Setup of JK:
// TOP_BRIDGE
module TOP_BRIDGE(
   input Hclk, Hresetn,
                     input [1:0]       Htrans,
                     input [31:0]       Haddr,
                     input [31:0]       Hwdata,
                     input [1:0]       Hburst,
                     input             Hwrite,
                     input             Hsel,
                     input             Pready,
                     input [31:0]      Prdata,
                     output Psel,
                     output [31:0] Paddr,
                     output [31:0] Pdata,
                     output [31:0] rdata_temp,
                     output Pwrite,
                     output Penable
    );
                    wire [31:0]  Haddr_temp;
                    wire [31:0]  Hwdata_temp;
                    wire         valid;
                    wire         Hwrite_temp;
                    wire [31:0]  data_temp;
                    wire [32:0]  addr_temp;
                    wire         transfer;
                    wire         full;
                    wire         Hready;
                    assign Hready = !full;
                    AHB_MASTER AS (
                      .Hclk(Hclk),
                      .Hresetn(Hresetn),
                      .Htrans(Htrans),
                      .Haddr(Haddr),
                      .Hwdata(Hwdata),
                      .Hburst(Hburst),
                      .Hwrite(Hwrite), 
                      .Hsel(Hsel), 
                      .Hready(Hready),
                      .Haddr_temp(Haddr_temp),
  ...
Settings: LEC_CHECK=0, CAP_MARGIN=20, CORE_ASPECT_RATIO=1.02, CORE_MARGIN=4, CORE_UTILIZATION=40, GPL_ROUTABILITY_DRIVEN=0, HOLD_SLACK_MARGIN=0.06, MIN_ROUTING_LAYER=met2, PLACE_DENSITY_LB_ADDON=0.29, SETUP_SLACK_MARGIN=0.17, SLEW_MARGIN=15; clock period 5.0 ns.
run.sh (not shown) runs the stock make flow with config.mk's settings and CLKGATE_MAP_FILE=.
The following lists how MS was set up differently from JK:
- an added ABC_AREA of 1
- a deleted CORE_ASPECT_RATIO that had been 1.02
- a deleted HOLD_SLACK_MARGIN that had been 0.06
- a change of SLEW_MARGIN from 15 to 20
- a change of CORE_MARGIN from 4 to 2
- a deleted MIN_ROUTING_LAYER that had been met2
- a deleted PLACE_DENSITY_LB_ADDON that had been 0.29
- a change of CORE_UTILIZATION from 40 to 72
- an added PLACE_DENSITY of 0.6
- an added CTS_CLUSTER_DIAMETER of 400
- a deleted GPL_ROUTABILITY_DRIVEN that had been 0
- a deleted SETUP_SLACK_MARGIN that had been 0.17
- a change of the clock period (ns, I/O delays scaled along) from 5.0 to 2.85
Findings:
- Complete run, failing final checks: MS, reason negative setup slack.
- Setup slack (higher): JK
- Comparing share of the clock period used by the worst path for MS and JK, the smaller number came from JK.
- Diff JK -> MS: internal power of the cells saw an increase, number of cell instances after yosys synthesis now sits higher.
- Looking only at post-synthesis simple-gate area fraction, and setting everything else aside, the higher value of MS and JK goes to MS.
- Top fanout value on the critical path was higher in the run labelled JK.
- A largest family of logic cells by area of multiplexers is what JK shows, while AND-OR/OR-AND gates belongs to MS.
- Against JK, MS comes in 11 points higher on global-route usage.
- The wire length of the first global-routing pass number comes out higher for MS vs JK.
- Combinational share of power: MS vs JK up 2.1 points
Modified inputs, AL compared to MS
- ABC_AREA: 1 -> unset
- CORE_UTILIZATION: 72 -> 40
- CTS_CLUSTER_DIAMETER: 400 -> unset
- the clock period (ns, I/O delays scaled along): 2.85 -> 3.51
==> comparison <==
- Delta (AL minus MS): weighted congestion reported at the end of routability-driven placement has decreased; cell count after synthesis has decreased.
- Count of inverters not on the clock network in the layout (AL vs. MS) decreases by more than half
- Min final standard cell area without fillers across AL and MS: AL
- Hold slack: AL > MS
- The run showing the greater overall power of the completed layout is MS.
- Compare AL and MS | multi-input combinational cell count higher: MS
- Total wire length on AL is ahead of MS.
- AL: done, clean on timing, DRC and antenna
#### Input delta (TR over AL)
- putting GPL_TIMING_DRIVEN at 1 where nothing was set
- putting CTS_CLUSTER_DIAMETER at 155 where nothing was set
- putting SETUP_SLACK_MARGIN at -0.27 where nothing was set
- putting ABC_AREA at 1 where nothing was set
- clearing PLACE_DENSITY, which used to be 0.6
- swapping 40 for 71 in CORE_UTILIZATION
- swapping 3.51 for 2.75 in the clock period (ns, I/O delays scaled along)
Layout checks on TR: not met. Flow itself completed; violations: negative setup slack. Looking at required arrival time at the worst endpoint, TR sits 0.90 ns lower than AL does. Of TR and AL, the run reporting the higher number of antenna violations at the first check in global routing was TR. TR has area after synthesis above what AL had. Die size: TR is under AL. Critical path depth (TR over AL): increase, 7. TR vs. AL: total power of the final layout now larger, slack of the worst reg-to-reg path now smaller.

---

Starting RTL as in the previous note.
==> flow/design.v (excerpt) <==
module TOP_BRIDGE(
   input Hclk, Hresetn,
                     input [1:0]       Htrans,
                     input [31:0]       Haddr,
                     input [31:0]       Hwdata,
                     input [1:0]       Hburst,
                     input             Hwrite,
                     input             Hsel,
                     input             Pready,
                     input [31:0]      Prdata,
                     output Psel,
                     output [31:0] Paddr,
                     output [31:0] Pdata,
                     output [31:0] rdata_temp,
                     output Pwrite,
                     output Penable
    );
clock: 8.12 ns
lec_check: 0
abc_area: 0
cap_margin: 30
cell_pad_in_sites_detail_placement: 1
core_margin: 8
core_utilization: 54
gpl_timing_driven: 0
max_routing_layer: met5
min_routing_layer: met1
place_density_lb_addon: 0.04
slew_margin: 25
Edit:
- ABC_AREA: 0 -> not set
- CELL_PAD_IN_SITES_DETAIL_PLACEMENT: 1 -> not set
- CORE_MARGIN: 8 -> 2
- CORE_UTILIZATION: 54 -> 70
- CTS_CLUSTER_SIZE: not set -> 38
- GPL_TIMING_DRIVEN: 0 -> not set
- MAX_ROUTING_LAYER: met5 -> not set
- MIN_ROUTING_LAYER: met1 -> not set
- PLACE_DENSITY: not set -> 0.64
- PLACE_DENSITY_LB_ADDON: 0.04 -> not set
- SETUP_SLACK_MARGIN: not set -> 0.37
- SLEW_MARGIN: 25 -> 20
- TNS_END_PERCENT: not set -> 5
- clock period: 8.12 -> 2.57 ns (I/O delays scaled with it)
Result: The changed run ran to the end with violations: negative setup slack. First-iteration DRC count went up by 65%. Design area went up by 2.3%. Total power went up to 3.2 times its value. Global-route usage went up by 11 points. Setup slack gets worse by 2900 ps. Via count went up by about 7%. Synthesized cell count stays the same. Wire length went up by about 3.7%. Core utilization went up by 22 points.
Edit:
- CAP_MARGIN: 30 -> 20
- CORE_UTILIZATION: 70 -> 40
- CTS_CLUSTER_SIZE: 38 -> not set
- PLACE_DENSITY: 0.64 -> 0.6
- SETUP_SLACK_MARGIN: 0.37 -> 1.07
- TNS_END_PERCENT: 5 -> not set
- clock period: 2.57 -> 4.61 ns (I/O delays scaled with it)
This time the run passed the timing, design-rule and antenna checks.
Final cell count came out higher by 13%.
Sequential power is lower by 44%.
Global-route usage shrinks by 20 points.
Core utilization goes down by 39 points.
Final area went down by 2.4%.
First-iteration DRC count falls by 52%.
Edit:
- CORE_UTILIZATION: 40 -> 61
- SETUP_SLACK_MARGIN: 1.07 -> 0.74
- clock period: 4.61 -> 2.96 ns (I/O delays scaled with it)
This time the run reached the layout checks and failed them: negative setup slack.
Worst hold slack got worse by 170 ps.
Total power rose by 56%.
Design area rose by 1.4%.

---

## the previous run
TOP_BRIDGE again, from the RTL that the note above started with.
clock: 3.0 ns
lec_check: 0
cap_margin: 30
core_margin: 2
core_utilization: 72
cts_cluster_size: 38
place_density: 0.64
setup_slack_margin: -0.22
slew_margin: 20
tns_end_percent: 5
From the logs: the previous run reached the end of the flow and failed the layout checks with negative setup slack.
For the current run, these inputs were changed with respect to the previous run:
Settings: changing CORE_UTILIZATION from 72 to 66; removing SETUP_SLACK_MARGIN (formerly -0.22); changing CAP_MARGIN from 30 to 20; removing CTS_CLUSTER_SIZE (formerly 38); removing TNS_END_PERCENT (formerly 5); changing PLACE_DENSITY from 0.64 to 0.6; changing the clock period (ns, I/O delays scaled along) from 3.0 to 6.22.
Findings:
Looking at class of the tightest hold or removal check, the reg2reg result is from the current run; the in2reg one comes from the previous run. Summary of the current run over the previous run: maximum cell stage delay along the critical path grew by 0.09 ns; post-route cell area dropped 3.5%. Cmp the current run vs the previous run: number of antenna repair diodes lower in the current run. The current run completed every stage of the flow, and the final layout passed the timing, design-rule and antenna checks. The previous run leaves less setup margin than the current run. Multi-input combinational area share: the current run and the previous run compared, higher one is the current run. The current run vs. the previous run: fraction of synthesized area in multiplexers shows no meaningful change; die size went up 9.0%; global-route track usage on met3 has decreased; total stage count of the critical path now larger. The previous run -> the current run: peak supply drop decreased by more than a quarter.

---

Starting RTL as in the previous note.
==> flow/config.mk <==
export PLATFORM = sky130hd
export DESIGN_NAME = TOP_BRIDGE
export DESIGN_NICKNAME = TOP_BRIDGE
export VERILOG_FILES = /design/flow/design.v
export SDC_FILE = /design/flow/constraint.sdc
export NUM_CORES = 4
export LEC_CHECK = 0
export CAP_MARGIN = 20
export CORE_MARGIN = 2
export CORE_UTILIZATION = 70
export PLACE_DENSITY = 0.6
export SETUP_SLACK_MARGIN = 0.37
export SLEW_MARGIN = 20
export TNS_END_PERCENT = 5
==> flow/constraint.sdc <==
create_clock -name core_clock -period 2.57 [get_ports {Hclk}]
set_input_delay 0.5140 -clock core_clock [delete_from_list [all_inputs] [get_ports {Hclk}]]
set_output_delay 0.5140 -clock core_clock [all_outputs]
set_load 0.01 [all_outputs]
The starting point finished but failed the layout checks on setup timing.
Rerun with:
- CORE_UTILIZATION: 70 -> 40
- SETUP_SLACK_MARGIN: 0.37 -> default
- TNS_END_PERCENT: 5 -> default
- clock period: 2.57 -> 4.61 ns (I/O delays scaled with it)
- This time the run finished with timing, DRC and antenna clean
- critical path depth does not change
- global-route usage falls by 20 points
- synthesized cell count is unchanged
- worst setup slack is better by 1300 ps
- final cell count came out higher by 13%
- clock skew is lower by 8.6 ps
- sequential cell count stays the same
- total power goes down by about 45%
- sequential power drops by about 44%
Rerun with:
- CORE_UTILIZATION: 40 -> 72
- CTS_CLUSTER_SIZE: default -> 39
- HOLD_SLACK_MARGIN: default -> 0.25
- PLACE_DENSITY: 0.6 -> 0.35
- SETUP_SLACK_MARGIN: default -> -0.29
- clock period: 4.61 -> 2.9 ns (I/O delays scaled with it)
=> The changed run finished with setup timing left. Final area climbs slightly. Synthesized area does not change. Global-route usage increases by 22 points. Worst setup slack got worse by 830 ps. Utilization climbs by 39 points. Sequential share of layout area goes down by 0.52 points. Hold slack loses 160 ps. Sequential power rose by well over a third.
Rerun with:
- ABC_AREA: default -> 1
- CTS_CLUSTER_SIZE: 39 -> 26
- HOLD_SLACK_MARGIN: 0.25 -> default
- PLACE_DENSITY: 0.35 -> default
- PLACE_DENSITY_LB_ADDON: default -> 0.2
- SETUP_SLACK_MARGIN: -0.29 -> default
- clock period: 2.9 -> 4.05 ns (I/O delays scaled with it)
Outcome: This time the run finished clean. Total power went down by 29%. Combinational power went up by about 6%. Final cell count rose by 35%. Synthesized cell count goes up by about 55%. Register-to-register slack gets better by 1000 ps. Area after synthesis rises by 2.5%. Die size came out higher by 2.5%. Non-clock buffer count came out lower by 41.
Rerun with:
- ABC_AREA: 1 -> default
- CORE_UTILIZATION: 72 -> 52
- CTS_CLUSTER_SIZE: 26 -> default
- PLACE_DENSITY: default -> 0.6
- PLACE_DENSITY_LB_ADDON: 0.2 -> default
- clock period: 4.05 -> 4.61 ns (I/O delays scaled with it)
Total power went down by 13%. Non-clock buffer count fell by 74. Synthesized area went down by 2.4%. Sequential share of layout area came out higher by 0.83 points. Design area goes down by about 1.4%.

---

Setup of beta:
Starting RTL as in the previous note.
clock: 5.0 ns
lec_check: 0
cap_margin: 10
core_aspect_ratio: 1.02
core_margin: 8
core_utilization: 40
hold_slack_margin: 0.06
min_routing_layer: met2
place_density_lb_addon: 0.29
setup_slack_margin: 0.17
slew_margin: 15
beta: PASS, flow complete, no timing, DRC or antenna violations
The inputs of gamma differ from those of beta as listed below.
==> flow/config.mk <==
export PLATFORM = sky130hd
export DESIGN_NAME = TOP_BRIDGE
export DESIGN_NICKNAME = TOP_BRIDGE
export VERILOG_FILES = /design/flow/design.v
export SDC_FILE = /design/flow/constraint.sdc
export NUM_CORES = 4
export LEC_CHECK = 0
export CAP_MARGIN = 20
export CORE_MARGIN = 2
export CORE_UTILIZATION = 72
export CTS_CLUSTER_SIZE = 39
export SETUP_SLACK_MARGIN = -0.29
export SLEW_MARGIN = 20
==> flow/constraint.sdc <==
create_clock -name core_clock -period 2.9 [get_ports {Hclk}]
set_input_delay 0.5800 -clock core_clock [delete_from_list [all_inputs] [get_ports {Hclk}]]
set_output_delay 0.5800 -clock core_clock [all_outputs]
set_load 0.01 [all_outputs]
==> results <==
- Looking across gamma and beta, the single run that reached the end with no open violations was beta.
- Status gamma: flow complete, layout not clean - setup timing
- gamma vs beta, clock share of power went up by 0.5 points.
- Worst clock skew on the final layout was higher in the run labelled gamma.
- The amount of wire on met2 after detailed routing of gamma exceeds that of beta by 6.6%.
- Met3 track utilization from global routing delta for gamma relative to beta: 26 points lower
- gamma reports its type of the tightest min-delay check as in2reg while beta reports reg2reg.
- Power, gamma vs beta: up by more than half
- Layout-stage area growth over the synthesis result delta for gamma relative to beta: 1.6 points higher
- Floorplan check, gamma vs beta: die outline smaller in gamma
- Delta(met3 layer wire length in the routed design, gamma - beta) < 0
- Compared with beta, in gamma met1 track demand over resource in global routing went up 51 points; final area went up 870 sq um.

---

run 1:
Starting RTL as in the previous note.
clock: 2.96 ns
lec_check: 0
abc_area: 1
cap_margin: 20
cell_pad_in_sites_detail_placement: 0
core_aspect_ratio: 0.59
core_margin: 9
core_utilization: 29
cts_cluster_diameter: 365
max_routing_layer: met5
min_routing_layer: met1
place_density_lb_addon: 0.1
setup_slack_margin: 0.28
slew_margin: 20
Status run 1: flow complete, layout not clean - setup timing
Input changes introduced in run 2 (baseline for comparison: run 1):
- ABC_AREA no longer set, was 1
- PLACE_DENSITY_LB_ADDON no longer set, was 0.1
- CORE_ASPECT_RATIO no longer set, was 0.59
- PLACE_DENSITY now 0.6, previously not set
- CORE_MARGIN now 8, was 9
- CTS_CLUSTER_DIAMETER no longer set, was 365
- SETUP_SLACK_MARGIN no longer set, was 0.28
- CELL_PAD_IN_SITES_DETAIL_PLACEMENT now 1, was 0
- CORE_UTILIZATION now 40, was 29
- MAX_ROUTING_LAYER no longer set, was met5
- MIN_ROUTING_LAYER no longer set, was met1
- the clock period (ns, I/O delays scaled along) now 3.1, was 2.96
==> comparison <==
Run 2 finished all stages; layout check result: FAIL, due to setup timing. Any difference in cell depth of the worst hold path between run 2 and run 1 is small enough to ignore. Run 1 → run 2: via count saw a decrease, multi-input gate area in the final layout saw a decrease, flop count saw little to no change, total power saw a decrease, actual slew at the worst max-slew pin saw an increase. Looking at area added between synthesis and finish, run 2 sits 2.5 points below run 1. Going from run 1 to run 2, final area shrank by a few percent. Run 1 → run 2: post-route clock period utilization went up, power consumed by the clock network shrank by about 5%, synthesized cell count now sits lower. The start point of the critical path comes out Haddr[4] in one run and Haddr[23] in the other, namely in run 1 and run 2 respectively.
### run 2 -> run 3
- MIN_ROUTING_LAYER now met2, previously not set
- MAX_ROUTING_LAYER now met4, previously not set
- ABC_AREA now 1, previously not set
- CAP_MARGIN now 10, was 20
- PLACE_DENSITY no longer set, was 0.6
- GPL_TIMING_DRIVEN now 0, previously not set
- PLACE_DENSITY_LB_ADDON now 0.04, previously not set
- SLEW_MARGIN now 25, was 20
Findings:
Mean number of vias per cell in run 3 is 39% higher than in run 2. Global-route wire length before repair for run 3 is higher than for run 2. Vias: run 3 more than run 2. Summary: with run 2 as the reference, internal power consumption in run 3 moved up slightly. | share of final layout cell area taken by clock buffers and inverters | run 2 vs run 3 | ≈ equal |. Run 2 reports its source of the critical timing path as Haddr[23] while run 3 reports AS.Haddr_temp[7]$_DFFE_PP_. When the final numbers for run 3 and run 2 were put side by side, the flip-flop and latch share of the layout cell area turned out to be smaller in run 3. Diff run 2 -> run 3 | net total in the final layout | up by more than a quarter. Sort run 3 and run 2 by area occupied by multi-input gates, descending, and run 3 comes first. For run 2, the combinational family with the most area after synthesis was multiplexers, unlike run 3, where it was AND-OR/OR-AND gates. Every stage of run 3 finished as expected; the final checks, on the other hand, flagged setup timing, which means the layout fails.
Relative to run 3, the following input files were edited for run 4:
- SLEW_MARGIN: 25 -> 20
- CTS_CLUSTER_DIAMETER: unset -> 155
- CORE_MARGIN: 8 -> 10
- CELL_PAD_IN_SITES_DETAIL_PLACEMENT: 1 -> unset
- PLACE_DENSITY_LB_ADDON: 0.04 -> 0.06
- CAP_MARGIN: 10 -> 25
- GPL_ROUTABILITY_DRIVEN: unset -> 0
- MIN_ROUTING_LAYER: met2 -> unset
- CORE_UTILIZATION: 40 -> 38
- the clock period (ns, I/O delays scaled along): 3.1 -> 7.85
[summary]
Run 4: no failed stages, no open violations at the end. Critical path data arrival time ended up 2.31 ns higher on run 4 than on run 3. On overall die height: between run 4 and run 3, it ends up higher for run 4. Slowest stage cell on the critical path = sky130_fd_sc_hd__clkdlybuf4s50_1: run 4; slowest stage cell on the critical path = sky130_fd_sc_hd__edfxtp_1: run 3. Taking run 3 as the reference point, the portion of total power attributed to combinational logic of run 4 falls by 0.9 points. Run 4 vs. run 3: sequential power dropped about 60%; detailed-route wire length per cell -about 9%. Run comparison: run 3 capturing element of the worst setup path AS.Haddr_temp[28]$_DFFE_PP_; run 4 capturing element of the worst setup path AS.Haddr_temp[24]$_DFFE_PP_.
Power and IR drop assume default switching activity.
